## flow/run.sh

```bash
#!/bin/bash
# the make line also repeats each setting of config.mk as NAME=value (left out here)
make -C /OpenROAD-flow-scripts/flow DESIGN_CONFIG=/design/flow/config.mk WORK_HOME=/design/flow/orfs CLKGATE_MAP_FILE= finish
```

## flow/config.mk

```make
export PLATFORM = sky130hd
export DESIGN_NAME = ALU
export DESIGN_NICKNAME = ALU
export VERILOG_FILES = /design/flow/design.v
export SDC_FILE = /design/flow/constraint.sdc
export NUM_CORES = 4
export LEC_CHECK = 0
export ABC_AREA = 0
export CAP_MARGIN = 20
export CORE_ASPECT_RATIO = 1.0
export CORE_MARGIN = 9
export CORE_UTILIZATION = 61
export GPL_TIMING_DRIVEN = 1
export MAX_ROUTING_LAYER = met4
export PLACE_DENSITY_LB_ADDON = 0.2
export SLEW_MARGIN = 20
```

## flow/constraint.sdc

```tcl
create_clock -name core_clock -period 15.6 [get_ports {CLK}]
set_input_delay 3.1200 -clock core_clock [delete_from_list [all_inputs] [get_ports {CLK}]]
set_output_delay 3.1200 -clock core_clock [all_outputs]
set_load 0.01 [all_outputs]
```

## flow/design.v

```verilog
module ALU(
    input logic CLK,
    input logic RST,
    input logic ACT,
    input logic[3:0]  OP,
    input logic[1:0]  MOVI,
    input logic[31:0] REG_A,
    input logic[31:0] REG_B,
    input logic[31:0] MEM,
    input logic[31:0] IMM,
    output logic[31:0] DATA,
    output logic       RDY,
    output logic       VLD
);
    typedef enum logic [1:0] {
        INIT,
        FIRST_STAGE,
        MUL_FIRST_STAGE,
        MUL_SECOND_STAGE
    } state_type;
    state_type state_curr;
    state_type state_next;
    logic[31:0] operand_A;
    logic[31:0] operand_B;
    logic[31:0] norm_res;
    logic[31:0] norm_reg;
    logic[63:0] mult_res;
    logic       mult_req;
    always_comb begin
        case (state_curr)
            INIT:
                if (ACT) begin
                    if (mult_req)
                        state_next = MUL_FIRST_STAGE;
                    else
                        state_next = FIRST_STAGE;
                end else
                     state_next = INIT;
            FIRST_STAGE:      state_next = INIT;
            MUL_FIRST_STAGE:  state_next = MUL_SECOND_STAGE;
            MUL_SECOND_STAGE: state_next = INIT;
        endcase
    end
    always_ff @(posedge CLK) begin
        if (RST) begin
            state_curr  <= INIT;
        end else begin
            state_curr <= state_next;
            if (state_next == MUL_FIRST_STAGE)
                mult_res <= operand_A * operand_B;
            if (state_next == FIRST_STAGE)
                norm_reg <= norm_res;
        end
    end
    always_comb begin
        case (state_curr)
            INIT:             DATA = 32'b0;
            FIRST_STAGE:      DATA = norm_reg;
            MUL_FIRST_STAGE:  DATA = mult_res[31:0];
            MUL_SECOND_STAGE: DATA = mult_res[63:32];
        endcase
    end
    assign operand_A = REG_A;
    assign VLD = (state_curr != INIT) & ~RST;
    assign RDY = state_curr == INIT;
    always_comb begin
        case (MOVI)
            2'b00:   operand_B = REG_B;
            2'b01:   operand_B = MEM;
            2'b10:   operand_B = IMM;
            default: operand_B = '0;
        endcase
    end
    always_comb begin
        norm_res = 32'b0;
        mult_req = 0;
        if (RDY) begin
            case (OP)
                4'b0000: norm_res = operand_A + operand_B;             
                4'b0001: norm_res = operand_A - operand_B;             
                4'b0010: mult_req = 1;                                 
                4'b0011: norm_res = {1'b0, operand_B[31:1]};           
                4'b0100: norm_res = {operand_B[30:0], 1'b0};           
                4'b0101: norm_res = {operand_B[0], operand_B[31:1]};   
                4'b0110: norm_res = {operand_B[30:0], operand_B[31]};  
                4'b0111: norm_res = ~operand_B;                        
                4'b1000: norm_res = operand_A & operand_B;             
                4'b1001: norm_res = operand_A | operand_B;             
                4'b1010: norm_res = operand_A ^ operand_B;             
                4'b1011: norm_res = ~(operand_A & operand_B);          
                4'b1100: norm_res = ~(operand_A | operand_B);          
                4'b1101: norm_res = ~(operand_A ^ operand_B);          
                4'b1110: norm_res = operand_B + 1;                     
                4'b1111: norm_res = operand_B - 1;                     
            endcase
        end
    end
endmodule
```

==> metrics.csv, run 1 <==
stage,metric,value,unit
synthesis,yosys.area.top_type,fa_1,
final_timing,worst_hold_slack,0.794,ns
setup_path,crit_path_top_delay_cell,clkinv_1,
setup_path,critPathTopFamily,adder cells,
setup_path,cp.required,15.80,ns
synthesis,synthFlopType,edfxtp_1,
grt,grt.overflow.total,0,
synthesis,ys_cells,5161,
synthesis,syn_avg_cell_area,8.48,um2
final_timing,rsz0062_at_grt,false,
place,dpl.hpwl,135,mm
setup_path,crit_start,MOVI[1],
grt,grt_max_degree,65,
synthesis,most_common_cell,inv_1,
final_layout,nets,6582,
floorplanning,die_x,286,um
drt,ant_nets,0,
setup_path,critPathBufInv,7,
place,port-buffer-count,170,
setup_path,crit_end,mult_res[57]$_DFFE_PP_,
setup_path,r2r_cells,5,
clocking,hold_buffers,0,
synthesis,fp_nets,6587,
synthesis,synth_flop_count,98,
synthesis,synth_area,43800,um2
drt,vias_per_cell,6.37,
final_timing,max_slew.worst_pin.slew,1.24,ns
synthesis,ys_area,43800,um2
final_timing,tns,0,ns
hold_path,hold_path.class,register to register,
final_timing,fmax,75.3,MHz
final_layout,comb_area,36100,um2
setup_path,path_class,primary input to register,
synthesis,yosys_warnings,1,
place,gp_congestion,1.06,
synthesis,aoi_share,0.111,
clocking,cts_tree,done,
synthesis,top_cell_area_share,0.410,
clocking,post_cts_resize_count,0,
setup_path,path_common_cell,fa_1,
synthesis,adder_share,0.522,
floorplanning,initCoreUtil,0.621,
clocking,cts_num_sinks,98,
clocking,root_buffer,clkbuf_16,
grt,grtUsageTotal,0.432,
synthesis,simple_gate_share,0.139,
floorplanning,ios,171,
drt,finalWirelength,172,mm
hold_path,min_path_cells,3,
drt,drtIter0Drc,4584,
synthesis,area_leaders,"fa_1 (41%), ha_1 (11%), inv_1 (8.2%), edfxtp_1 (6.6%), nor2_1 (6.4%)",
drt,drt-pass1-iter-count,6,
synthesis,syn_inst,5161,
final_layout,ff_latch_area,2920,um2
final_timing,period_minus_slack,13.28,ns
clocking,clk-insertion-delay-late,0.39,ns
final_timing,relSlewSlack,0.172,
clocking,cts_setup_buffers,0,
synthesis,ys_sh_mux,0.0218,
synthesis,synth.logic.top_family,adder cells,
grt,first_global_vias,39800,
final_timing,slew_violations,0,
final_timing,fin_crit_sh,0.851,
clocking,cts_buffers,9,
hold_path,hold_path_startpoint,state_curr[1]$_SDFF_PP0_,
floorplanning,dieArea,81700,um2
final_timing,final_hold_viol_count,0,
final_timing,clock_skew,0.0147,ns
synthesis,ys_types,84,
floorplanning,rows,97,
drt,wl_per_cell,28.2,um
drt,num_vias,38900,
synthesis,ys_seq_frac,0.0668,
synthesis,synthArstFlopShare,0,
setup_path,worst-path-stages,30,
final_layout,nFillCells,5866,
clocking,clockBufferDepth,2,
floorplanning,coreArea,70500,um2
run,stage_log_warnings,90,
run_status,outcome,timing/DRC/antenna clean,
drt,drc,0,
setup_path,rr_endpoint,mult_res[56]$_DFFE_PP_,
grt,antenna_found_initial,16,
setup_path,rr_startpoint,state_curr[0]$_SDFF_PP0_,
clocking,clk_pin_slew_worst_paths,0.08,ns
final_timing,setup_violations,0,
synthesis,synth-xor-area-share,0.0282,
floorplanning,dieHeight,286,um
setup_path,start_kind,primary input,
clocking,h-tree-depth,3,
setup_path,cp-end-kind,register,
setup_path,max_stage_delay,0.86,ns
grt,grt_pass1_wl,254,mm
final_layout,syn2layout_area_growth,7.10,%
setup_path,crit_arrival,13.48,ns
setup_path,worstPathMaxFanout,34,
hold_path,hold_end,state_curr[0]$_SDFF_PP0_,
run,cap_violations,0,
setup_path,r2r_setup_slack,12.52,ns
synthesis,synth-edff-count,96,
synthesis,synthTopCellsByCount,"inv_1 (955), fa_1 (897), nor2_1 (745), nand2_1 (575), ha_1 (392)",
[layout make-up]
class / count / area share
multi-input cells: 3769 / 0.771
diodes: 14 / 0.000747
clock buffers: 9 / 0.00480
repair buffers: 300 / 0.0565
flip-flops and latches: 98 / 0.0623
clock inverters: 7 / 0.00173
inverters: 978 / 0.0783
well taps: 940 / 0.0251
[stage by stage]
stage	utilization	cells	setup slack [ns]	instance area, um2
4_1_cts	0.664	6100	2.52	46800
2_1_floorplan	-	5161	4.07	43800
5_1_grt	0.665	6113	1.99	46900
6_report	0.665	6115	2.32	46900
3_3_place_gp	0.660	6084	2.23	46500
3_5_place_dp	0.660	6084	2.15	46500
[routing by layer]
layer,vias to the layer above,routed length (um),track usage
met3,719,20800,0.103
met2,2684,76500,0.644
met4,0,14000,0.273
met5,-,0,-
li1,16100,-,-
met1,19400,61000,0.526
==> run 2: changes to the inputs <==
ABC_AREA = unset   (was 0)
CORE_ASPECT_RATIO = unset   (was 1.0)
CORE_MARGIN = 2   (was 9)
CORE_UTILIZATION = 67   (was 61)
CTS_CLUSTER_SIZE = 89   (was unset)
GPL_TIMING_DRIVEN = unset   (was 1)
MAX_ROUTING_LAYER = unset   (was met4)
PLACE_DENSITY_LB_ADDON = unset   (was 0.2)
SETUP_SLACK_MARGIN = 1.71   (was unset)
clock period = 9.79 ns   (was 15.6 ns; I/O delays follow)
==> metrics.csv, run 2 <==
stage,metric,value,unit,change
synthesis,syn_avg_cell_area,8.48,um2,unchanged
synthesis,synthArstFlopShare,0,,unchanged
synthesis,fp_nets,6587,,unchanged
floorplanning,initCoreUtil,0.678,,+0.0570
synthesis,top_cell_area_share,0.410,,unchanged
synthesis,ys_seq_frac,0.0668,,unchanged
place,dp_slack,-0.329,ns,-2.48 ns
synthesis,synth_flop_count,98,,unchanged
place,dpl.hpwl,147,mm,+9.5%
floorplanning,dieHeight,260,um,-9.2%
floorplanning,coreArea,64600,um2,-8.4%
synthesis,aoi_share,0.111,,unchanged
floorplanning,rows,93,,-4.1%
synthesis,ys_area,43800,um2,unchanged
synthesis,syn_inst,5161,,unchanged
run_status,haltStage,global routing (5_1_grt),,
synthesis,ys_sh_mux,0.0218,,unchanged
synthesis,area_leaders,"fa_1 (41%), ha_1 (11%), inv_1 (8.2%), edfxtp_1 (6.6%), nor2_1 (6.4%)",,
grt,grtUsageTotal,0.677,,
clocking,cts_buffers,9,,unchanged
clocking,h-tree-depth,3,,unchanged
clocking,cts_num_sinks,98,,unchanged
floorplanning,ios,171,,unchanged
synthesis,synth.logic.top_family,adder cells,,
floorplanning,dieArea,67400,um2,-18%
synthesis,adder_share,0.522,,unchanged
synthesis,synthFlopType,edfxtp_1,,
synthesis,synth_area,43800,um2,unchanged
synthesis,ys_cells,5161,,unchanged
place,port-buffer-count,170,,unchanged
synthesis,yosys_warnings,1,,unchanged
clocking,root_buffer,clkbuf_16,,
synthesis,most_common_cell,inv_1,,
synthesis,synthTopCellsByCount,"inv_1 (955), fa_1 (897), nor2_1 (745), nand2_1 (575), ha_1 (392)",,
run_status,error_message,[ERROR GRT-0116] Global routing finished with congestion. Check the congestion regions in the DRC Viewer.,,
grt,grt.overflow.total,31,,
floorplanning,die_x,260,um,-9.2%
run_status,outcome,stopped before the end,,
clocking,clockBufferDepth,2,,unchanged
synthesis,ys_types,84,,unchanged
clocking,hold_buffers,0,,unchanged
synthesis,synth-xor-area-share,0.0282,,unchanged
place,gp_congestion,1.08,,+2.1%
synthesis,synth-edff-count,96,,unchanged
synthesis,simple_gate_share,0.139,,unchanged
synthesis,yosys.area.top_type,fa_1,,
-- run 2: per-stage QoR --
step,instances,TNS (ns),area (um2),util
CTS,6524,0,54300,0.841
detailed placement,6406,-4.41,51100,0.791
global placement,6406,-2.05,51100,0.791
floorplan,5161,0,45100,-
-- run 2: what timing repair did --
action                     in CTS
gates cloned                   11
setup buffers                  91
setup endpoints to repair      51
pin swaps                     157
resized                       481
-- run 2: metal layers --
layer / overflow / global-route usage
met1: 1 / 0.717
met2: 10 / 0.877
met3: 0 / 0.441
met4: 20 / 0.642
met5: 0 / 0.197
==> run 3: changes to the inputs <==
CELL_PAD_IN_SITES_GLOBAL_PLACEMENT = 3   (was unset)
CORE_UTILIZATION = 58   (was 67)
CTS_CLUSTER_DIAMETER = 135   (was unset)
CTS_CLUSTER_SIZE = 60   (was 89)
SETUP_SLACK_MARGIN = 3.09   (was 1.71)
TNS_END_PERCENT = 70   (was unset)
clock period = 10.5 ns   (was 9.79 ns; I/O delays follow)
==> metrics.csv, run 3 <==
stage,metric,value,unit,change
run_status,outcome,stopped before the end,,
run_status,haltStage,global placement without I/O (3_1_place_gp_skip_io),,
run_status,error_message,[ERROR GPL-0301] Utilization 120.924 % exceeds 100%.,,
synthesis,synth.logic.top_family,adder cells,,
floorplanning,coreArea,74600,um2,+15%
floorplanning,dieArea,77700,um2,+15%
synthesis,area_leaders,"fa_1 (41%), ha_1 (11%), inv_1 (8.2%), edfxtp_1 (6.6%), nor2_1 (6.4%)",,
synthesis,ys_area,43800,um2,unchanged
synthesis,synthTopCellsByCount,"inv_1 (955), fa_1 (897), nor2_1 (745), nand2_1 (575), ha_1 (392)",,
floorplanning,initCoreUtil,0.587,,-0.0908
synthesis,fp_nets,6587,,unchanged
synthesis,synth-edff-count,96,,unchanged
synthesis,syn_inst,5161,,unchanged
synthesis,adder_share,0.522,,unchanged
synthesis,synthArstFlopShare,0,,unchanged
synthesis,synth-xor-area-share,0.0282,,unchanged
floorplanning,dieHeight,279,um,+7.4%
floorplanning,rows,100,,+7.5%
synthesis,ys_seq_frac,0.0668,,unchanged
synthesis,aoi_share,0.111,,unchanged
synthesis,synth_area,43800,um2,unchanged
synthesis,ys_cells,5161,,unchanged
synthesis,synthFlopType,edfxtp_1,,
synthesis,ys_sh_mux,0.0218,,unchanged
synthesis,top_cell_area_share,0.410,,unchanged
synthesis,ys_types,84,,unchanged
synthesis,synth_flop_count,98,,unchanged
synthesis,yosys.area.top_type,fa_1,,
synthesis,yosys_warnings,1,,unchanged
floorplanning,die_x,279,um,+7.4%
synthesis,syn_avg_cell_area,8.48,um2,unchanged
synthesis,most_common_cell,inv_1,,
synthesis,simple_gate_share,0.139,,unchanged
==> run 4: changes to the inputs <==
ABC_AREA = 0   (was unset)
CELL_PAD_IN_SITES_GLOBAL_PLACEMENT = unset   (was 3)
CORE_ASPECT_RATIO = 0.55   (was unset)
CORE_UTILIZATION = 49   (was 58)
CTS_CLUSTER_DIAMETER = unset   (was 135)
CTS_CLUSTER_SIZE = unset   (was 60)
HOLD_SLACK_MARGIN = 0.3   (was unset)
MIN_ROUTING_LAYER = met1   (was unset)
PLACE_DENSITY_LB_ADDON = 0.19   (was unset)
SETUP_SLACK_MARGIN = 1.1   (was 3.09)
TNS_END_PERCENT = unset   (was 70)
clock period = 12.4 ns   (was 10.5 ns; I/O delays follow)
==> metrics.csv, run 4 <==
stage,metric,value,unit,change
drt,drtIter0Drc,5111,,
synthesis,synth-xor-area-share,0.0282,,unchanged
floorplanning,dieArea,91900,um2,+18%
clocking,clk-insertion-delay-late,0.37,ns,
place,port-buffer-count,170,,
final_timing,rsz0062_at_grt,false,,
run_status,outcome,timing/DRC/antenna clean,,
synthesis,synth_area,43800,um2,unchanged
hold_path,min_path_cells,3,,
final_timing,period_minus_slack,11.13,ns,
synthesis,synthTopCellsByCount,"inv_1 (955), fa_1 (897), nor2_1 (745), nand2_1 (575), ha_1 (392)",,
setup_path,rr_startpoint,state_curr[0]$_SDFF_PP0_,,
final_timing,fmax,89.9,MHz,
setup_path,worst-path-stages,31,,
clocking,cts_buffers,9,,
synthesis,simple_gate_share,0.139,,unchanged
synthesis,synthArstFlopShare,0,,unchanged
setup_path,critPathTopFamily,adder cells,,
place,gp_congestion,1.07,,
floorplanning,dieHeight,226,um,-19%
drt,ant_nets,0,,
final_timing,final_hold_viol_count,0,,
final_timing,tns,0,ns,
synthesis,ys_seq_frac,0.0668,,unchanged
synthesis,syn_inst,5161,,unchanged
setup_path,path_class,primary input to register,,
synthesis,most_common_cell,inv_1,,
final_layout,final_cells,6486,,
grt,grt_max_degree,65,,
synthesis,ys_area,43800,um2,unchanged
hold_path,hold_end,state_curr[0]$_SDFF_PP0_,,
clocking,clk_pin_slew_worst_paths,0.08,ns,
final_timing,clock_skew,0.00596,ns,
clocking,clockBufferDepth,2,,
synthesis,aoi_share,0.111,,unchanged
drt,finalWirelength,189,mm,
synthesis,synth_flop_count,98,,unchanged
place,dp_slack,0.464,ns,
clocking,cts_tree,done,,
setup_path,crit_arrival,11.27,ns,
drt,drc,0,,
synthesis,synth.logic.top_family,adder cells,,
clocking,hold_buffers,0,,
synthesis,area_leaders,"fa_1 (41%), ha_1 (11%), inv_1 (8.2%), edfxtp_1 (6.6%), nor2_1 (6.4%)",,
floorplanning,coreArea,88700,um2,+19%
drt,num_vias,39200,,
setup_path,cp.required,12.54,ns,
synthesis,yosys_warnings,1,,unchanged
setup_path,crit_end,mult_res[57]$_DFFE_PP_,,
place,dpl.hpwl,154,mm,
final_timing,relSlewSlack,0.153,,
run,cap_violations,0,,
floorplanning,ios,171,,
final_timing,slew_violations,0,,
grt,grt_pass1_wl,273,mm,
setup_path,start_kind,primary input,,
grt,grtUsageTotal,0.417,,
setup_path,critPathBufInv,9,,
synthesis,ys_types,84,,unchanged
hold_path,hold_path.class,register to register,,
final_layout,syn2layout_area_growth,10.1,%,
grt,first_global_vias,38600,,
setup_path,worstPathMaxFanout,21,,
hold_path,hold_path_startpoint,state_curr[1]$_SDFF_PP0_,,
floorplanning,die_x,407,um,+46%
grt,antenna_found_initial,22,,
setup_path,rr_endpoint,mult_res[57]$_DFFE_PP_,,
final_timing,fin_crit_sh,0.897,,
drt,drt-pass1-iter-count,9,,
drt,vias_per_cell,6.04,,
setup_path,crit_path_top_delay_cell,fa_1,,
synthesis,top_cell_area_share,0.410,,unchanged
synthesis,adder_share,0.522,,unchanged
final_timing,setup_ws,1.27,ns,
synthesis,yosys.area.top_type,fa_1,,
setup_path,r2r_cells,6,,
synthesis,ys_sh_mux,0.0218,,unchanged
floorplanning,initCoreUtil,0.494,,-0.0934
run,stage_log_warnings,90,,
synthesis,fp_nets,6587,,unchanged
final_layout,nFillCells,8355,,
clocking,cts_num_sinks,98,,
grt,grt.overflow.total,0,,
setup_path,r2r_setup_slack,8.60,ns,
final_layout,nets,6694,,
final_timing,setup_violations,0,,
synthesis,ys_cells,5161,,unchanged
setup_path,cp-end-kind,register,,
clocking,h-tree-depth,3,,
final_timing,max_slew.worst_pin.slew,1.27,ns,
clocking,root_buffer,clkbuf_16,,
setup_path,crit_start,MOVI[0],,
drt,wl_per_cell,29.1,um,
setup_path,path_common_cell,fa_1,,
synthesis,synth-edff-count,96,,unchanged
floorplanning,rows,81,,-19%
synthesis,syn_avg_cell_area,8.48,um2,unchanged
setup_path,max_stage_delay,0.61,ns,
synthesis,synthFlopType,edfxtp_1,,
place,dp.cells,6449,,
==> run 4: stage by stage <==
stage          hold WS [ns]   util  instance area (um2)
6_report              0.798  0.544                48200
5_1_grt               0.867  0.544                48200
4_1_cts               0.798  0.542                48100
3_5_place_dp          0.788  0.538                47700
3_3_place_gp          0.787  0.538                47700
2_1_floorplan         0.598      -                43800
==> run 4: layout make-up <==
cell class	count	area [um2]	share of cell area
Clock inverter	7	81.3	0.00169
Antenna cell	10	25.0	0.000519
Inverter	978	3690	0.0766
Timing Repair Buffer	411	3600	0.0748
Tap cell	1203	1510	0.0312
Multi-Input combinational cell	3770	36200	0.750
Clock buffer	9	225	0.00467
Sequential cell	98	2920	0.0606
==> run 4: routing by layer <==
layer,vias to the layer above,wire [um],GRT usage
li1,16300,-,-
met1,19500,78400,0.603
met2,2868,69900,0.538
met3,463,31200,0.186
met4,20,9100,0.159
met5,-,155,0
==> run 4: timing repair <==
item,CTS,global route
resized,7,12
setup endpoints to repair,6,14
setup buffers,5,5
gates cloned,0,1
pin swaps,0,1
==> run 5: changes to the inputs <==
ABC_AREA = unset   (was 0)
CORE_ASPECT_RATIO = 0.5   (was 0.55)
CORE_UTILIZATION = 40   (was 49)
CTS_CLUSTER_SIZE = 12   (was unset)
HOLD_SLACK_MARGIN = unset   (was 0.3)
MIN_ROUTING_LAYER = unset   (was met1)
PLACE_DENSITY_LB_ADDON = unset   (was 0.19)
SETUP_SLACK_MARGIN = unset   (was 1.1)
TNS_END_PERCENT = 15   (was unset)
clock period = 10.5 ns   (was 12.4 ns; I/O delays follow)
==> metrics.csv, run 5 <==
stage,metric,value,unit,change
grt,antenna_found_initial,23,,+4.5%
floorplanning,dieHeight,238,um,+5.4%
synthesis,synthArstFlopShare,0,,unchanged
synthesis,synthTopCellsByCount,"inv_1 (955), fa_1 (897), nor2_1 (745), nand2_1 (575), ha_1 (392)",,
drt,drt-pass1-iter-count,6,,-3
grt,grt_max_degree,69,,+6.2%
final_layout,comb_area,36200,um2,about the same
clocking,clk-insertion-delay-late,0.37,ns,about the same
synthesis,ys_cells,5161,,unchanged
place,placed_cell_area,50400,um2,+5.6%
clocking,cts_num_sinks,98,,unchanged
setup_path,worst-path-stages,30,,-3.2%
clocking,cts_tree,done,,
synthesis,adder_share,0.522,,unchanged
final_timing,fmax,96.8,MHz,
hold_path,hold_path_startpoint,state_curr[1]$_SDFF_PP0_,,
final_layout,final_cells,6963,,+7.4%
synthesis,syn_avg_cell_area,8.48,um2,unchanged
setup_path,critPathBufInv,8,,-1
final_timing,clock_skew,0.0185,ns,+0.0125 ns
final_timing,final_hold_viol_count,0,,unchanged
drt,ant_nets,0,,unchanged
final_timing,slew_violations,0,,unchanged
synthesis,simple_gate_share,0.139,,unchanged
grt,grtUsageTotal,0.343,,-0.0742
setup_path,crit_end,mult_res[62]$_DFFE_PP_,,
final_timing,setup_violations,0,,unchanged
clocking,hold_buffers,0,,unchanged
setup_path,cp-end-kind,register,,
synthesis,ys_sh_mux,0.0218,,unchanged
final_layout,nets,6944,,+3.7%
final_timing,period_minus_slack,10.33,ns,
drt,finalWirelength,191,mm,+1.1%
drt,vias_per_cell,5.71,,-5.5%
synthesis,synth_flop_count,98,,unchanged
clocking,clk_pin_slew_worst_paths,0.08,ns,about the same
synthesis,synthFlopType,edfxtp_1,,
setup_path,r2r_setup_slack,7.35,ns,-1.25 ns
setup_path,path_class,primary input to register,,
final_timing,worst_hold_slack,0.825,ns,+0.0271 ns
synthesis,synth-xor-area-share,0.0282,,unchanged
clocking,h-tree-depth,3,,unchanged
synthesis,ys_seq_frac,0.0668,,unchanged
floorplanning,die_x,472,um,+16%
setup_path,cp.required,10.61,ns,-1.93 ns
synthesis,fp_nets,6587,,unchanged
setup_path,rr_startpoint,state_curr[0]$_SDFF_PP0_,,
grt,grt_pass1_wl,279,mm,+2.1%
synthesis,synth.logic.top_family,adder cells,,
synthesis,syn_inst,5161,,unchanged
place,dpl.hpwl,160,mm,+4.4%
synthesis,ys_types,84,,unchanged
final_layout,nFillCells,10500,,+25%
final_timing,rsz0062_at_grt,false,,
final_layout,syn2layout_area_growth,16.1,%,
setup_path,crit_path_top_delay_cell,o21ai_2,,
grt,first_global_vias,40700,,+5.4%
setup_path,path_common_cell,fa_1,,
setup_path,r2r_cells,5,,-1
drt,num_vias,39800,,+1.5%
setup_path,start_kind,primary input,,
clocking,root_buffer,clkbuf_16,,
final_timing,relSlewSlack,0.213,,+0.0600
final_layout,design_area,50800,um2,+5.4%
synthesis,top_cell_area_share,0.410,,unchanged
run_status,outcome,timing/DRC/antenna clean,,
floorplanning,ios,171,,unchanged
drt,drtIter0Drc,4936,,-3.4%
synthesis,yosys_warnings,1,,unchanged
synthesis,yosys.area.top_type,fa_1,,
hold_path,min_path_cells,3,,unchanged
synthesis,synth-edff-count,96,,unchanged
hold_path,hold_path.class,register to register,,
hold_path,hold_end,state_curr[0]$_SDFF_PP0_,,
place,gp_congestion,1.06,,-1.1%
final_timing,fin_crit_sh,0.984,,+0.0865
final_layout,ff_latch_area,2920,um2,unchanged
synthesis,most_common_cell,inv_1,,
clocking,cts_buffers,9,,unchanged
floorplanning,coreArea,108000,um2,+22%
run,cap_violations,0,,unchanged
floorplanning,rows,85,,+4.9%
clocking,clockBufferDepth,2,,unchanged
drt,drc,0,,unchanged
place,port-buffer-count,170,,unchanged
place,dp.cells,6938,,+7.6%
floorplanning,dieArea,112000,um2,+22%
run,stage_log_warnings,90,,unchanged
synthesis,ys_area,43800,um2,unchanged
setup_path,max_stage_delay,0.67,ns,+0.06 ns
floorplanning,initCoreUtil,0.405,,-0.0885
setup_path,worstPathMaxFanout,9,,-57%
synthesis,aoi_share,0.111,,unchanged
setup_path,crit_arrival,10.44,ns,-0.83 ns
synthesis,area_leaders,"fa_1 (41%), ha_1 (11%), inv_1 (8.2%), edfxtp_1 (6.6%), nor2_1 (6.4%)",,
synthesis,synth_area,43800,um2,unchanged
setup_path,critPathTopFamily,adder cells,,
final_timing,tns,0,ns,unchanged
drt,wl_per_cell,27.4,um,-5.9%
final_timing,max_slew.worst_pin.slew,1.18,ns,-0.0943 ns
setup_path,crit_start,MEM[26],,
grt,grt.overflow.total,0,,unchanged
setup_path,rr_endpoint,mult_res[41]$_DFFE_PP_,,
-- run 5: final cells by class --
class / instances / share of cell area
Tap cell: 1435 / 0.0353
Sequential cell: 98 / 0.0575
Inverter: 978 / 0.0724
Multi-Input combinational cell: 3769 / 0.712
Clock inverter: 5 / 0.00123
Antenna cell: 5 / 0.000246
Timing Repair Buffer: 662 / 0.117
Clock buffer: 11 / 0.00458
-- run 5: stage by stage --
step                      worst slack [ns]  utilization
after floorplan                     0.0117            -
after global placement              -0.578        0.466
after detailed placement            -0.522        0.466
after CTS                           0.0749        0.469
after global routing                0.0173        0.470
final                                0.171        0.470
-- run 5: what timing repair did --
action                                 4_1_cts  5_1_grt
setup buffers                                0        2
resized                                      1       13
setup endpoints to repair                    1       12
endpoints found under the hold margin        0        0
cloned                                       0        0
-- run 5: metal layers --
metal	share of wire	up-vias	wire [um]	track usage
met4	0.042	12	8110	0.118
met5	0.00047	-	90	0
met1	0.42	20200	80000	0.489
li1	-	16800	-	-
met3	0.12	389	23500	0.0908
met2	0.41	2359	79100	0.502
==> run 6: changes to the inputs <==
ABC_AREA = 0   (was unset)
CAP_MARGIN = 0   (was 20)
CORE_ASPECT_RATIO = unset   (was 0.5)
CORE_UTILIZATION = 71   (was 40)
CTS_CLUSTER_DIAMETER = 371   (was unset)
CTS_CLUSTER_SIZE = 44   (was 12)
GPL_TIMING_DRIVEN = 1   (was unset)
MAX_ROUTING_LAYER = met4   (was unset)
PLACE_DENSITY_LB_ADDON = 0.21   (was unset)
SETUP_SLACK_MARGIN = 1.64   (was unset)
TNS_END_PERCENT = 40   (was 15)
clock period = 9.32 ns   (was 10.5 ns; I/O delays follow)
==> metrics.csv, run 6 <==
stage,metric,value,unit,change
run_status,outcome,stopped before the end,,
run_status,haltStage,global routing (5_1_grt),,
run_status,error_message,[ERROR GRT-0116] Global routing finished with congestion. Check the congestion regions in the DRC Viewer.,,
floorplanning,dieArea,63700,um2,-43%
synthesis,synthFlopType,edfxtp_1,,
clocking,cts_buffers,9,,unchanged
synthesis,simple_gate_share,0.139,,unchanged
place,gp_congestion,1.12,,+5.8%
synthesis,synth-edff-count,96,,unchanged
clocking,cts_num_sinks,98,,unchanged
floorplanning,rows,91,,+7.1%
synthesis,most_common_cell,inv_1,,
floorplanning,ios,171,,unchanged
synthesis,area_leaders,"fa_1 (41%), ha_1 (11%), inv_1 (8.2%), edfxtp_1 (6.6%), nor2_1 (6.4%)",,
synthesis,aoi_share,0.111,,unchanged
floorplanning,dieHeight,252,um,+6.0%
grt,grt.overflow.total,1013,,
synthesis,top_cell_area_share,0.410,,unchanged
synthesis,synthArstFlopShare,0,,unchanged
synthesis,ys_seq_frac,0.0668,,unchanged
synthesis,fp_nets,6587,,unchanged
floorplanning,initCoreUtil,0.713,,+0.308
floorplanning,coreArea,61400,um2,-43%
clocking,root_buffer,clkbuf_16,,
synthesis,yosys.area.top_type,fa_1,,
grt,grtUsageTotal,0.855,,
clocking,hold_buffers,0,,unchanged
synthesis,yosys_warnings,1,,unchanged
place,dpl.hpwl,158,mm,-1.5%
place,port-buffer-count,170,,unchanged
synthesis,syn_inst,5161,,unchanged
floorplanning,die_x,252,um,-47%
synthesis,synth_area,43800,um2,unchanged
synthesis,ys_sh_mux,0.0218,,unchanged
synthesis,synth-xor-area-share,0.0282,,unchanged
synthesis,syn_avg_cell_area,8.48,um2,unchanged
synthesis,adder_share,0.522,,unchanged
synthesis,synthTopCellsByCount,"inv_1 (955), fa_1 (897), nor2_1 (745), nand2_1 (575), ha_1 (392)",,
synthesis,synth.logic.top_family,adder cells,,
synthesis,synth_flop_count,98,,unchanged
place,placed_cell_area,51900,um2,+3.0%
synthesis,ys_types,84,,unchanged
clocking,h-tree-depth,3,,unchanged
synthesis,ys_cells,5161,,unchanged
synthesis,ys_area,43800,um2,unchanged
clocking,clockBufferDepth,2,,unchanged
==> run 6: layer usage <==
metal	GRT usage	GRT overflow
met4	0.868	265
met5	-	-
met3	0.697	49
met1	0.823	54
met2	1.01	645
==> run 6: what timing repair did <==
item,in CTS
gates resized,343
setup endpoints to repair,54
pin swaps,135
setup buffers,71
cloned,13
==> run 6: stage by stage <==
stage,cells,setup slack [ns]
4_1_cts,6577,0.0142
3_5_place_dp,6477,-0.836
3_3_place_gp,6477,-0.525
2_1_floorplan,5161,0.0865
==> run 7: changes to the inputs <==
CORE_UTILIZATION = 70   (was 71)
PLACE_DENSITY = 0.63   (was unset)
PLACE_DENSITY_LB_ADDON = unset   (was 0.21)
SETUP_SLACK_MARGIN = unset   (was 1.64)
clock period = 9.21 ns   (was 9.32 ns; I/O delays follow)
==> metrics.csv, run 7 <==
stage,metric,value,unit,change
run_status,outcome,stopped before the end,,
run_status,haltStage,global routing (5_1_grt),,
run_status,error_message,[ERROR GRT-0116] Global routing finished with congestion. Check the congestion regions in the DRC Viewer.,,
floorplanning,die_x,254,um,+0.70%
place,port-buffer-count,170,,unchanged
synthesis,most_common_cell,inv_1,,
synthesis,ys_cells,5161,,unchanged
floorplanning,rows,91,,unchanged
floorplanning,ios,171,,unchanged
synthesis,yosys.area.top_type,fa_1,,
synthesis,fp_nets,6587,,unchanged
clocking,cts_num_sinks,98,,unchanged
synthesis,syn_inst,5161,,unchanged
synthesis,simple_gate_share,0.139,,unchanged
grt,grtUsageTotal,0.782,,
synthesis,syn_avg_cell_area,8.48,um2,unchanged
synthesis,synth_area,43800,um2,unchanged
synthesis,synth.logic.top_family,adder cells,,
synthesis,synthFlopType,edfxtp_1,,
synthesis,ys_seq_frac,0.0668,,unchanged
floorplanning,dieArea,64600,um2,+1.4%
clocking,root_buffer,clkbuf_16,,
floorplanning,initCoreUtil,0.708,,-0.00526
synthesis,ys_area,43800,um2,unchanged
synthesis,ys_sh_mux,0.0218,,unchanged
synthesis,yosys_warnings,1,,unchanged
synthesis,top_cell_area_share,0.410,,unchanged
clocking,h-tree-depth,3,,unchanged
clocking,cts_buffers,9,,unchanged
grt,grt.overflow.total,228,,
synthesis,synth_flop_count,98,,unchanged
place,placed_cell_area,52000,um2,+0.22%
floorplanning,dieHeight,254,um,+0.70%
synthesis,synthTopCellsByCount,"inv_1 (955), fa_1 (897), nor2_1 (745), nand2_1 (575), ha_1 (392)",,
place,gp_congestion,1.13,,+0.94%
clocking,clockBufferDepth,2,,unchanged
synthesis,ys_types,84,,unchanged
place,dpl.hpwl,162,mm,+2.3%
synthesis,area_leaders,"fa_1 (41%), ha_1 (11%), inv_1 (8.2%), edfxtp_1 (6.6%), nor2_1 (6.4%)",,
synthesis,synth-xor-area-share,0.0282,,unchanged
synthesis,adder_share,0.522,,unchanged
clocking,hold_buffers,0,,unchanged
synthesis,synth-edff-count,96,,unchanged
floorplanning,coreArea,61800,um2,+0.74%
synthesis,aoi_share,0.111,,unchanged
synthesis,synthArstFlopShare,0,,unchanged
[run 7: timing repair]
action	CTS
buffers inserted	46
resized	177
endpoints found under the setup margin	33
pin swaps	97
cloned	1
[run 7: layer usage]
metal | overflow | GRT usage
met4 | 71 | 0.742
met2 | 118 | 0.929
met1 | 13 | 0.783
met3 | 26 | 0.612
met5 | - | -
[run 7: metrics by stage]
step | setup WS, ns | hold WS (ns) | setup TNS, ns | instances
after floorplan | -0.121 | 0.598 | -0.163 | 5161
after global placement | -0.743 | 0.747 | -15.42 | 6551
after detailed placement | -1.08 | 0.776 | -26.15 | 6551
after CTS | -0.301 | 0.793 | -3.41 | 6613
==> run 8: changes to the inputs <==
ABC_AREA = unset   (was 0)
CAP_MARGIN = 20   (was 0)
CORE_UTILIZATION = 68   (was 70)
CTS_CLUSTER_DIAMETER = 392   (was 371)
CTS_CLUSTER_SIZE = 98   (was 44)
GPL_TIMING_DRIVEN = unset   (was 1)
MAX_ROUTING_LAYER = unset   (was met4)
PLACE_DENSITY = unset   (was 0.63)
TNS_END_PERCENT = unset   (was 40)
clock period = 9.6 ns   (was 9.21 ns; I/O delays follow)
==> metrics.csv, run 8 <==
stage,metric,value,unit,change
synthesis,synthArstFlopShare,0,,unchanged
clocking,cts_num_sinks,98,,unchanged
run_status,error_message,[ERROR GRT-0232] Routing congestion too high. Check the congestion heatmap in the GUI.,,
synthesis,top_cell_area_share,0.410,,unchanged
run_status,haltStage,global routing (5_1_grt),,
synthesis,synth-xor-area-share,0.0282,,unchanged
floorplanning,ios,171,,unchanged
synthesis,synthFlopType,edfxtp_1,,
synthesis,ys_seq_frac,0.0668,,unchanged
floorplanning,rows,93,,+2.2%
floorplanning,coreArea,64000,um2,+3.5%
synthesis,area_leaders,"fa_1 (41%), ha_1 (11%), inv_1 (8.2%), edfxtp_1 (6.6%), nor2_1 (6.4%)",,
floorplanning,die_x,258,um,+1.4%
grt,grt.overflow.total,176,,
synthesis,yosys_warnings,1,,unchanged
place,dpl.hpwl,158,mm,-2.6%
floorplanning,dieArea,66400,um2,+2.9%
synthesis,fp_nets,6587,,unchanged
synthesis,ys_area,43800,um2,unchanged
synthesis,most_common_cell,inv_1,,
grt,grtUsageTotal,0.738,,
synthesis,synthTopCellsByCount,"inv_1 (955), fa_1 (897), nor2_1 (745), nand2_1 (575), ha_1 (392)",,
synthesis,ys_sh_mux,0.0218,,unchanged
place,gp_congestion,1.06,,-6.1%
synthesis,synth_flop_count,98,,unchanged
synthesis,adder_share,0.522,,unchanged
synthesis,aoi_share,0.111,,unchanged
floorplanning,initCoreUtil,0.684,,-0.0240
synthesis,syn_inst,5161,,unchanged
place,placed_cell_area,51000,um2,-1.9%
synthesis,synth_area,43800,um2,unchanged
synthesis,synth.logic.top_family,adder cells,,
synthesis,simple_gate_share,0.139,,unchanged
synthesis,ys_cells,5161,,unchanged
synthesis,syn_avg_cell_area,8.48,um2,unchanged
synthesis,ys_types,84,,unchanged
floorplanning,dieHeight,258,um,+1.4%
clocking,root_buffer,clkbuf_16,,
clocking,hold_buffers,0,,unchanged
run_status,outcome,stopped before the end,,
synthesis,synth-edff-count,96,,unchanged
clocking,h-tree-depth,3,,unchanged
synthesis,yosys.area.top_type,fa_1,,
clocking,clockBufferDepth,2,,unchanged
place,port-buffer-count,170,,unchanged
place,dp.cells,6496,,-0.84%
clocking,cts_buffers,9,,unchanged
[run 8: per-stage QoR]
stage          TNS, ns  setup WS, ns   util  hold slack, ns
2_1_floorplan  -0.0111       -0.0111      -           0.598
3_3_place_gp     -8.80        -0.546  0.797           0.809
3_5_place_dp    -13.37        -0.754  0.797           0.822
4_1_cts        -0.0152       -0.0142  0.808           0.838
[run 8: what timing repair did]
| item | in CTS |
|---|---|
| setup endpoints to repair | 23 |
| pin swaps | 15 |
| setup buffers | 15 |
| gates resized | 54 |
[run 8: per-layer routing]
metal | overflow | global-route usage
met1 | 0 | 0.761
met2 | 102 | 0.930
met3 | 1 | 0.531
met4 | 73 | 0.742
met5 | 0 | 0.141
==> run 9: changes to the inputs <==
ABC_AREA = 1   (was unset)
CELL_PAD_IN_SITES_DETAIL_PLACEMENT = 2   (was unset)
CORE_UTILIZATION = 67   (was 68)
CTS_CLUSTER_DIAMETER = 239   (was 392)
CTS_CLUSTER_SIZE = 46   (was 98)
GPL_ROUTABILITY_DRIVEN = 1   (was unset)
HOLD_SLACK_MARGIN = 0.11   (was unset)
MAX_ROUTING_LAYER = met5   (was unset)
clock period = 6.87 ns   (was 9.6 ns; I/O delays follow)
==> metrics.csv, run 9 <==
stage,metric,value,unit,change
synthesis,yosys.area.top_type,fa_1,,
synthesis,synthFlopType,edfxtp_1,,
synthesis,simple_gate_share,0.202,,+0.0632
synthesis,synthTopCellsByCount,"inv_1 (1807), nand2_1 (1748), fa_1 (897), ha_1 (392), nor2_1 (320)",,
floorplanning,dieArea,73000,um2,+9.9%
synthesis,area_leaders,"fa_1 (38%), inv_1 (14%), nand2_1 (14%), ha_1 (10%), edfxtp_1 (6.1%)",,
synthesis,synth.logic.top_family,adder cells,,
synthesis,syn_avg_cell_area,7.26,um2,-14%
run_status,error_message,[ERROR DPL-0033] detailed placement checks failed during check placement.,,
floorplanning,ios,171,,unchanged
synthesis,ys_sh_mux,0,,-0.0218
floorplanning,die_x,270,um,+4.8%
place,gp_congestion,1.08,,+1.9%
synthesis,aoi_share,0.0698,,-0.0410
synthesis,synth_flop_count,98,,unchanged
synthesis,fp_nets,7967,,+21%
synthesis,adder_share,0.481,,-0.0407
synthesis,synthArstFlopShare,0,,unchanged
synthesis,ys_cells,6541,,+27%
synthesis,synth_area,47500,um2,+8.4%
synthesis,synth-xor-area-share,0.0142,,-0.0140
synthesis,top_cell_area_share,0.378,,-0.0319
synthesis,ys_seq_frac,0.0616,,-0.00520
place,port-buffer-count,170,,unchanged
floorplanning,initCoreUtil,0.677,,-0.00728
synthesis,synth-edff-count,96,,unchanged
synthesis,most_common_cell,inv_1,,
synthesis,syn_inst,6541,,+27%
floorplanning,rows,97,,+4.3%
synthesis,ys_types,56,,-33%
synthesis,ys_area,47500,um2,+8.4%
run_status,haltStage,detailed placement (3_5_place_dp),,
floorplanning,dieHeight,270,um,+4.8%
floorplanning,coreArea,70100,um2,+9.6%
synthesis,yosys_warnings,1,,unchanged
run_status,outcome,stopped before the end,,
run 9: through the flow:
| stage | hold slack (ns) | instances |
|---|---|---|
| 2_1_floorplan | 0.523 | 6541 |
| 3_3_place_gp | 0.562 | 8006 |
==> run 10: changes to the inputs <==
ABC_AREA = unset   (was 1)
CELL_PAD_IN_SITES_DETAIL_PLACEMENT = unset   (was 2)
CORE_UTILIZATION = 65   (was 67)
CTS_CLUSTER_DIAMETER = 363   (was 239)
CTS_CLUSTER_SIZE = 41   (was 46)
GPL_ROUTABILITY_DRIVEN = unset   (was 1)
HOLD_SLACK_MARGIN = unset   (was 0.11)
MAX_ROUTING_LAYER = met4   (was met5)
clock period = 8.26 ns   (was 6.87 ns; I/O delays follow)
==> metrics.csv, run 10 <==
stage,metric,value,unit,change
synthesis,area_leaders,"fa_1 (41%), ha_1 (11%), inv_1 (8.2%), edfxtp_1 (6.6%), nor2_1 (6.4%)",,
synthesis,synth_flop_count,98,,unchanged
place,placed_cell_area,52600,um2,
synthesis,ys_types,84,,+50%
floorplanning,dieArea,69500,um2,-4.9%
synthesis,ys_cells,5161,,-21%
floorplanning,ios,171,,unchanged
synthesis,synth_area,43800,um2,-7.8%
synthesis,ys_seq_frac,0.0668,,+0.00520
synthesis,synth-edff-count,96,,unchanged
clocking,root_buffer,clkbuf_16,,
synthesis,synthTopCellsByCount,"inv_1 (955), fa_1 (897), nor2_1 (745), nand2_1 (575), ha_1 (392)",,
grt,grtUsageTotal,0.677,,
clocking,clockBufferDepth,2,,
synthesis,ys_sh_mux,0.0218,,+0.0218
synthesis,yosys.area.top_type,fa_1,,
floorplanning,dieHeight,264,um,-2.5%
synthesis,synthFlopType,edfxtp_1,,
grt,grt.overflow.total,4,,
run_status,error_message,[ERROR GRT-0116] Global routing finished with congestion. Check the congestion regions in the DRC Viewer.,,
synthesis,fp_nets,6587,,-17%
clocking,hold_buffers,0,,
synthesis,syn_avg_cell_area,8.48,um2,+17%
synthesis,synthArstFlopShare,0,,unchanged
synthesis,yosys_warnings,1,,unchanged
synthesis,adder_share,0.522,,+0.0407
synthesis,top_cell_area_share,0.410,,+0.0319
synthesis,most_common_cell,inv_1,,
synthesis,simple_gate_share,0.139,,-0.0632
synthesis,ys_area,43800,um2,-7.8%
clocking,h-tree-depth,3,,
place,dpl.hpwl,158,mm,
run_status,haltStage,global routing (5_1_grt),,
clocking,cts_num_sinks,98,,
clocking,cts_buffers,9,,
synthesis,synth-xor-area-share,0.0282,,+0.0140
floorplanning,rows,95,,-2.1%
floorplanning,coreArea,66900,um2,-4.6%
place,gp_congestion,1.09,,+0.99%
floorplanning,initCoreUtil,0.654,,-0.0226
place,port-buffer-count,170,,unchanged
synthesis,aoi_share,0.111,,+0.0410
synthesis,syn_inst,5161,,-21%
run_status,outcome,stopped before the end,,
place,dp_slack,-1.59,ns,
synthesis,synth.logic.top_family,adder cells,,
floorplanning,die_x,264,um,-2.5%
## run 10: routing by layer
| metal | GRT overflow | track usage |
|---|---|---|
| met2 | 0 | 0.886 |
| met1 | 1 | 0.698 |
| met4 | 1 | 0.653 |
| met5 | - | - |
| met3 | 2 | 0.388 |
## run 10: stage by stage
stage / instances / utilization / TNS, ns
after floorplan: 5161 / - / -12.42
after global placement: 6605 / 0.785 / -49.41
after detailed placement: 6605 / 0.785 / -56.49
after CTS: 6697 / 0.826 / -21.69
## run 10: timing repair
action / in CTS
buffers inserted: 77
endpoints found under the setup margin: 48
gates resized: 381
pin swaps: 88
gates cloned: 7
==> run 11: changes to the inputs <==
CORE_UTILIZATION = 40   (was 65)
CTS_CLUSTER_DIAMETER = unset   (was 363)
CTS_CLUSTER_SIZE = 13   (was 41)
MAX_ROUTING_LAYER = unset   (was met4)
SETUP_SLACK_MARGIN = -0.97   (was unset)
TNS_END_PERCENT = 40   (was unset)
clock period = 10.5 ns   (was 8.26 ns; I/O delays follow)
==> metrics.csv, run 11 <==
stage,metric,value,unit,change
synthesis,syn_inst,5161,,unchanged
drt,ant_nets,0,,
grt,antenna_found_initial,7,,
clocking,cts_tree,done,,
drt,drt-pass1-iter-count,6,,
setup_path,rr_startpoint,state_curr[0]$_SDFF_PP0_,,
synthesis,aoi_share,0.111,,unchanged
synthesis,synth.logic.top_family,adder cells,,
final_timing,setup_violations,4,,
final_layout,syn2layout_area_growth,15.5,%,
floorplanning,dieArea,112000,um2,+61%
synthesis,top_cell_area_share,0.410,,unchanged
setup_path,crit_start,MEM[9],,
floorplanning,die_x,335,um,+27%
synthesis,synth_area,43800,um2,unchanged
setup_path,max_stage_delay,0.72,ns,
final_timing,clock_skew,0.00722,ns,
synthesis,simple_gate_share,0.139,,unchanged
clocking,clockBufferDepth,2,,unchanged
floorplanning,rows,121,,+27%
synthesis,ys_seq_frac,0.0668,,unchanged
synthesis,synth-xor-area-share,0.0282,,unchanged
setup_path,r2r_cells,6,,
floorplanning,coreArea,109000,um2,+62%
final_timing,fin_crit_sh,1.01,,
grt,grt_max_degree,60,,
run_status,so_faults,negative setup slack,,
grt,grt_use_met3,0.0612,,
setup_path,crit_path_top_delay_cell,a31oi_1,,
final_layout,nFillCells,10700,,
synthesis,ys_sh_mux,0.0218,,unchanged
synthesis,synth_flop_count,98,,unchanged
clocking,cts_setup_buffers,0,,-100%
setup_path,critPathTopFamily,adder cells,,
grt,first_global_vias,40000,,
final_timing,fmax,94.5,MHz,
drt,wl_per_cell,26.4,um,
place,gp_congestion,1.03,,-5.6%
grt,grtUsageTotal,0.327,,
final_layout,nets,6902,,
setup_path,worst-path-stages,33,,
synthesis,ys_types,84,,unchanged
setup_path,cp.required,10.64,ns,
setup_path,cp-end-kind,register,,
clocking,h-tree-depth,3,,unchanged
setup_path,critPathBufInv,11,,
synthesis,area_leaders,"fa_1 (41%), ha_1 (11%), inv_1 (8.2%), edfxtp_1 (6.6%), nor2_1 (6.4%)",,
place,port-buffer-count,170,,unchanged
synthesis,synthTopCellsByCount,"inv_1 (955), fa_1 (897), nor2_1 (745), nand2_1 (575), ha_1 (392)",,
synthesis,synthFlopType,edfxtp_1,,
floorplanning,ios,171,,unchanged
final_layout,final_cells,6901,,
synthesis,ys_cells,5161,,unchanged
hold_path,hold_end,state_curr[0]$_SDFF_PP0_,,
final_timing,period_minus_slack,10.58,ns,
grt,grtUsageMet1,0.431,,
grt,top_usage_layer,met2,,
clocking,clk-insertion-delay-late,0.37,ns,
setup_path,path_common_cell,fa_1,,
drt,drc,0,,
grt,grt.overflow.total,0,,
final_layout,design_area,50600,um2,
synthesis,yosys_warnings,1,,unchanged
clocking,clk_pin_slew_worst_paths,0.08,ns,
final_timing,tns,-0.177,ns,
setup_path,crit_end,mult_res[58]$_DFFE_PP_,,
clocking,cts_num_sinks,98,,unchanged
drt,finalWirelength,182,mm,
hold_path,hold_path.class,register to register,,
setup_path,path_class,primary input to register,,
hold_path,hold_path_startpoint,state_curr[1]$_SDFF_PP0_,,
synthesis,syn_avg_cell_area,8.48,um2,unchanged
final_timing,relSlewSlack,0.247,,
hold_path,min_path_cells,3,,
place,placed_cell_area,50200,um2,-4.5%
synthesis,adder_share,0.522,,unchanged
synthesis,synth-edff-count,96,,unchanged
synthesis,yosys.area.top_type,fa_1,,
synthesis,synthArstFlopShare,0,,unchanged
setup_path,crit_arrival,10.71,ns,
final_timing,worst_hold_slack,0.775,ns,
clocking,root_buffer,clkbuf_16,,
place,dpl.hpwl,153,mm,-3.0%
grt,grt_use_met2,0.509,,
setup_path,start_kind,primary input,,
final_timing,slew_violations,0,,
run,cap_violations,0,,
run_status,outcome,failed layout checks,,
floorplanning,initCoreUtil,0.403,,-0.251
synthesis,ys_area,43800,um2,unchanged
clocking,cts_buffers,9,,unchanged
final_timing,final_hold_viol_count,0,,
setup_path,r2r_setup_slack,6.84,ns,
place,dp_slack,-0.381,ns,+1.21 ns
drt,num_vias,39200,,
clocking,hold_buffers,0,,unchanged
grt,grt_pass1_wl,267,mm,
clocking,post_cts_resize_count,0,,-100%
final_layout,fin_util,0.465,,
place,dp.cells,6878,,+4.1%
final_timing,setup_ws,-0.0792,ns,
setup_path,rr_endpoint,mult_res[53]$_DFFE_PP_,,
final_timing,max_slew.worst_pin.slew,1.13,ns,
drt,drtIter0Drc,4318,,
synthesis,fp_nets,6587,,unchanged
setup_path,worstPathMaxFanout,10,,
floorplanning,dieHeight,335,um,+27%
synthesis,most_common_cell,inv_1,,
drt,vias_per_cell,5.68,,
run,stage_log_warnings,90,,
==> run 11: area by class of cell <==
type                            count  area [um2]  share of cell area
Multi-Input combinational cell   3769       36100               0.715
Timing Repair Buffer              620        5750               0.114
Inverter                          978        3670              0.0726
Sequential cell                    98        2920              0.0578
Tap cell                         1414        1770              0.0350
Clock buffer                        9         225             0.00445
Clock inverter                      7        81.3             0.00161
Antenna cell                        6        15.0            0.000297
==> run 11: per-layer routing <==
layer | wire length (um) | share of wire | vias to the layer above
li1 | - | - | 16700
met3 | 16500 | 0.090 | 492
met2 | 81200 | 0.45 | 2079
met1 | 71800 | 0.39 | 19900
met4 | 12800 | 0.070 | 6
met5 | 40 | 0.00022 | -
==> run 12: changes to the inputs <==
ABC_AREA = 1   (was unset)
CELL_PAD_IN_SITES_DETAIL_PLACEMENT = 1   (was unset)
CELL_PAD_IN_SITES_GLOBAL_PLACEMENT = 3   (was unset)
CORE_ASPECT_RATIO = 0.67   (was unset)
CORE_UTILIZATION = 58   (was 40)
CTS_CLUSTER_DIAMETER = 230   (was unset)
CTS_CLUSTER_SIZE = 25   (was 13)
SETUP_SLACK_MARGIN = 3.09   (was -0.97)
TNS_END_PERCENT = 90   (was 40)
==> metrics.csv, run 12 <==
stage,metric,value,unit,change
synthesis,ys_cells,6541,,+27%
synthesis,area_leaders,"fa_1 (38%), inv_1 (14%), nand2_1 (14%), ha_1 (10%), edfxtp_1 (6.1%)",,
synthesis,fp_nets,7967,,+21%
synthesis,synthFlopType,edfxtp_1,,
synthesis,synth.logic.top_family,adder cells,,
run_status,outcome,stopped before the end,,
synthesis,synthArstFlopShare,0,,unchanged
synthesis,simple_gate_share,0.202,,+0.0632
synthesis,top_cell_area_share,0.378,,-0.0319
run_status,haltStage,global placement without I/O (3_1_place_gp_skip_io),,
synthesis,ys_area,47500,um2,+8.4%
floorplanning,dieArea,84200,um2,-25%
floorplanning,die_x,354,um,+5.6%
synthesis,syn_inst,6541,,+27%
synthesis,synth_area,47500,um2,+8.4%
synthesis,aoi_share,0.0698,,-0.0410
run_status,error_message,[ERROR GPL-0301] Utilization 131.489 % exceeds 100%.,,
synthesis,yosys.area.top_type,fa_1,,
synthesis,synth-xor-area-share,0.0142,,-0.0140
synthesis,ys_sh_mux,0,,-0.0218
synthesis,synth_flop_count,98,,unchanged
synthesis,synth-edff-count,96,,unchanged
synthesis,most_common_cell,inv_1,,
floorplanning,coreArea,80700,um2,-26%
floorplanning,dieHeight,238,um,-29%
floorplanning,rows,85,,-30%
synthesis,syn_avg_cell_area,7.26,um2,-14%
synthesis,ys_types,56,,-33%
synthesis,ys_seq_frac,0.0616,,-0.00520
synthesis,synthTopCellsByCount,"inv_1 (1807), nand2_1 (1748), fa_1 (897), ha_1 (392), nor2_1 (320)",,
floorplanning,initCoreUtil,0.588,,+0.185
synthesis,adder_share,0.481,,-0.0407
synthesis,yosys_warnings,1,,unchanged
==> run 13: changes to the inputs <==
ABC_AREA = 0   (was 1)
CELL_PAD_IN_SITES_DETAIL_PLACEMENT = unset   (was 1)
CELL_PAD_IN_SITES_GLOBAL_PLACEMENT = unset   (was 3)
CORE_ASPECT_RATIO = unset   (was 0.67)
CORE_UTILIZATION = 71   (was 58)
CTS_CLUSTER_DIAMETER = 371   (was 230)
CTS_CLUSTER_SIZE = 44   (was 25)
GPL_TIMING_DRIVEN = 1   (was unset)
MAX_ROUTING_LAYER = met4   (was unset)
PLACE_DENSITY_LB_ADDON = 0.21   (was unset)
SETUP_SLACK_MARGIN = unset   (was 3.09)
TNS_END_PERCENT = 40   (was 90)
clock period = 9.61 ns   (was 10.5 ns; I/O delays follow)
==> metrics.csv, run 13 <==
stage,metric,value,unit,change
synthesis,syn_avg_cell_area,8.48,um2,+17%
floorplanning,die_x,252,um,-29%
place,dpl.hpwl,157,mm,
synthesis,synthArstFlopShare,0,,unchanged
synthesis,fp_nets,6587,,-17%
synthesis,ys_types,84,,+50%
clocking,root_buffer,clkbuf_16,,
synthesis,synthFlopType,edfxtp_1,,
synthesis,yosys_warnings,1,,unchanged
synthesis,ys_area,43800,um2,-7.8%
run_status,error_message,[ERROR GRT-0116] Global routing finished with congestion. Check the congestion regions in the DRC Viewer.,,
floorplanning,rows,91,,+7.1%
grt,grtUsageTotal,0.705,,
synthesis,ys_cells,5161,,-21%
synthesis,synth_flop_count,98,,unchanged
place,port-buffer-count,170,,
run_status,outcome,stopped before the end,,
synthesis,adder_share,0.522,,+0.0407
clocking,cts_buffers,9,,
synthesis,synth.logic.top_family,adder cells,,
synthesis,synth-xor-area-share,0.0282,,+0.0140
synthesis,syn_inst,5161,,-21%
grt,grt.overflow.total,34,,
synthesis,area_leaders,"fa_1 (41%), ha_1 (11%), inv_1 (8.2%), edfxtp_1 (6.6%), nor2_1 (6.4%)",,
synthesis,synthTopCellsByCount,"inv_1 (955), fa_1 (897), nor2_1 (745), nand2_1 (575), ha_1 (392)",,
synthesis,yosys.area.top_type,fa_1,,
place,dp.cells,6414,,
synthesis,synth-edff-count,96,,unchanged
clocking,cts_num_sinks,98,,
synthesis,ys_sh_mux,0.0218,,+0.0218
floorplanning,dieHeight,252,um,+5.9%
run_status,haltStage,global routing (5_1_grt),,
synthesis,most_common_cell,inv_1,,
floorplanning,dieArea,63700,um2,-24%
clocking,clockBufferDepth,2,,
synthesis,ys_seq_frac,0.0668,,+0.00520
floorplanning,coreArea,61400,um2,-24%
place,gp_congestion,1.14,,
synthesis,top_cell_area_share,0.410,,+0.0319
clocking,hold_buffers,0,,
floorplanning,initCoreUtil,0.713,,+0.125
clocking,h-tree-depth,3,,
synthesis,aoi_share,0.111,,+0.0410
synthesis,synth_area,43800,um2,-7.8%
synthesis,simple_gate_share,0.139,,-0.0632
floorplanning,ios,171,,
run 13: routing by layer:
layer | overflow | track usage
met5 | - | -
met4 | 11 | 0.681
met3 | 0 | 0.435
met2 | 23 | 0.899
met1 | 0 | 0.727
run 13: what timing repair did:
| item | in CTS |
|---|---|
| gates resized | 105 |
| endpoints found under the setup margin | 23 |
| pin swaps | 38 |
| buffers inserted | 23 |
| gates cloned | 2 |
run 13: through the flow:
stage / setup slack (ns) / hold slack, ns / TNS, ns / instance area [um2]
floorplan: -0.00311 / 0.598 / -0.00311 / 43900
detailed placement: -1.14 / 0.808 / -17.58 / 50800
CTS: -0.0849 / 0.822 / -0.156 / 51800
global placement: -0.897 / 0.745 / -9.47 / 50800
==> run 14: changes to the inputs <==
ABC_AREA = 1   (was 0)
CAP_MARGIN = 5   (was 20)
CORE_UTILIZATION = 72   (was 71)
CTS_CLUSTER_DIAMETER = 361   (was 371)
CTS_CLUSTER_SIZE = unset   (was 44)
GPL_TIMING_DRIVEN = unset   (was 1)
HOLD_SLACK_MARGIN = 0.28   (was unset)
MAX_ROUTING_LAYER = unset   (was met4)
PLACE_DENSITY_LB_ADDON = unset   (was 0.21)
SETUP_SLACK_MARGIN = 0.28   (was unset)
TNS_END_PERCENT = unset   (was 40)
clock period = 3.56 ns   (was 9.61 ns; I/O delays follow)
==> metrics.csv, run 14 <==
stage,metric,value,unit,change
run_status,outcome,stopped before the end,,
run_status,haltStage,global routing (5_1_grt),,
run_status,error_message,[ERROR GRT-0116] Global routing finished with congestion. Check the congestion regions in the DRC Viewer.,,
place,gp_congestion,1.11,,-3.1%
synthesis,ys_cells,6541,,+27%
synthesis,synthArstFlopShare,0,,unchanged
synthesis,synth.logic.top_family,adder cells,,
floorplanning,die_x,261,um,+3.4%
synthesis,synth_flop_count,98,,unchanged
floorplanning,dieArea,68000,um2,+6.8%
clocking,root_buffer,clkbuf_16,,
clocking,cts_buffers,9,,unchanged
synthesis,most_common_cell,inv_1,,
place,dpl.hpwl,164,mm,+4.9%
synthesis,ys_seq_frac,0.0616,,-0.00520
synthesis,synth-edff-count,96,,unchanged
synthesis,synthTopCellsByCount,"inv_1 (1807), nand2_1 (1748), fa_1 (897), ha_1 (392), nor2_1 (320)",,
synthesis,ys_sh_mux,0,,-0.0218
floorplanning,rows,94,,+3.3%
synthesis,ys_area,47500,um2,+8.4%
synthesis,synthFlopType,edfxtp_1,,
synthesis,aoi_share,0.0698,,-0.0410
synthesis,top_cell_area_share,0.378,,-0.0319
place,port-buffer-count,170,,unchanged
synthesis,area_leaders,"fa_1 (38%), inv_1 (14%), nand2_1 (14%), ha_1 (10%), edfxtp_1 (6.1%)",,
grt,grt.overflow.total,1043,,
synthesis,fp_nets,7967,,+21%
floorplanning,coreArea,65500,um2,+6.7%
synthesis,ys_types,56,,-33%
clocking,h-tree-depth,3,,unchanged
synthesis,syn_avg_cell_area,7.26,um2,-14%
grt,grtUsageTotal,0.891,,
synthesis,yosys_warnings,1,,unchanged
synthesis,syn_inst,6541,,+27%
synthesis,synth_area,47500,um2,+8.4%
synthesis,synth-xor-area-share,0.0142,,-0.0140
synthesis,simple_gate_share,0.202,,+0.0632
floorplanning,ios,171,,unchanged
clocking,clockBufferDepth,2,,unchanged
synthesis,adder_share,0.481,,-0.0407
synthesis,yosys.area.top_type,fa_1,,
floorplanning,dieHeight,261,um,+3.4%
clocking,cts_num_sinks,98,,unchanged
place,dp.cells,8205,,+28%
floorplanning,initCoreUtil,0.725,,+0.0113
## run 14: layer usage
| layer | track usage | overflow |
|---|---|---|
| met1 | 0.869 | 67 |
| met2 | 1.01 | 579 |
| met3 | 0.794 | 62 |
| met4 | 0.904 | 323 |
| met5 | 0.615 | 12 |
## run 14: what timing repair did
| item | CTS |
|---|---|
| setup buffers | 85 |
| setup endpoints to repair | 97 |
| pin swaps | 243 |
| hold buffers | 0 |
| resized | 525 |
| cloned | 10 |
## run 14: stage by stage
step / setup slack (ns) / util / instance area (um2)
after floorplan: -3.53 / - / 48800
after global placement: -4.99 / 0.883 / 57800
after detailed placement: -5.18 / 0.883 / 57800
after CTS: -4.06 / 0.932 / 61000
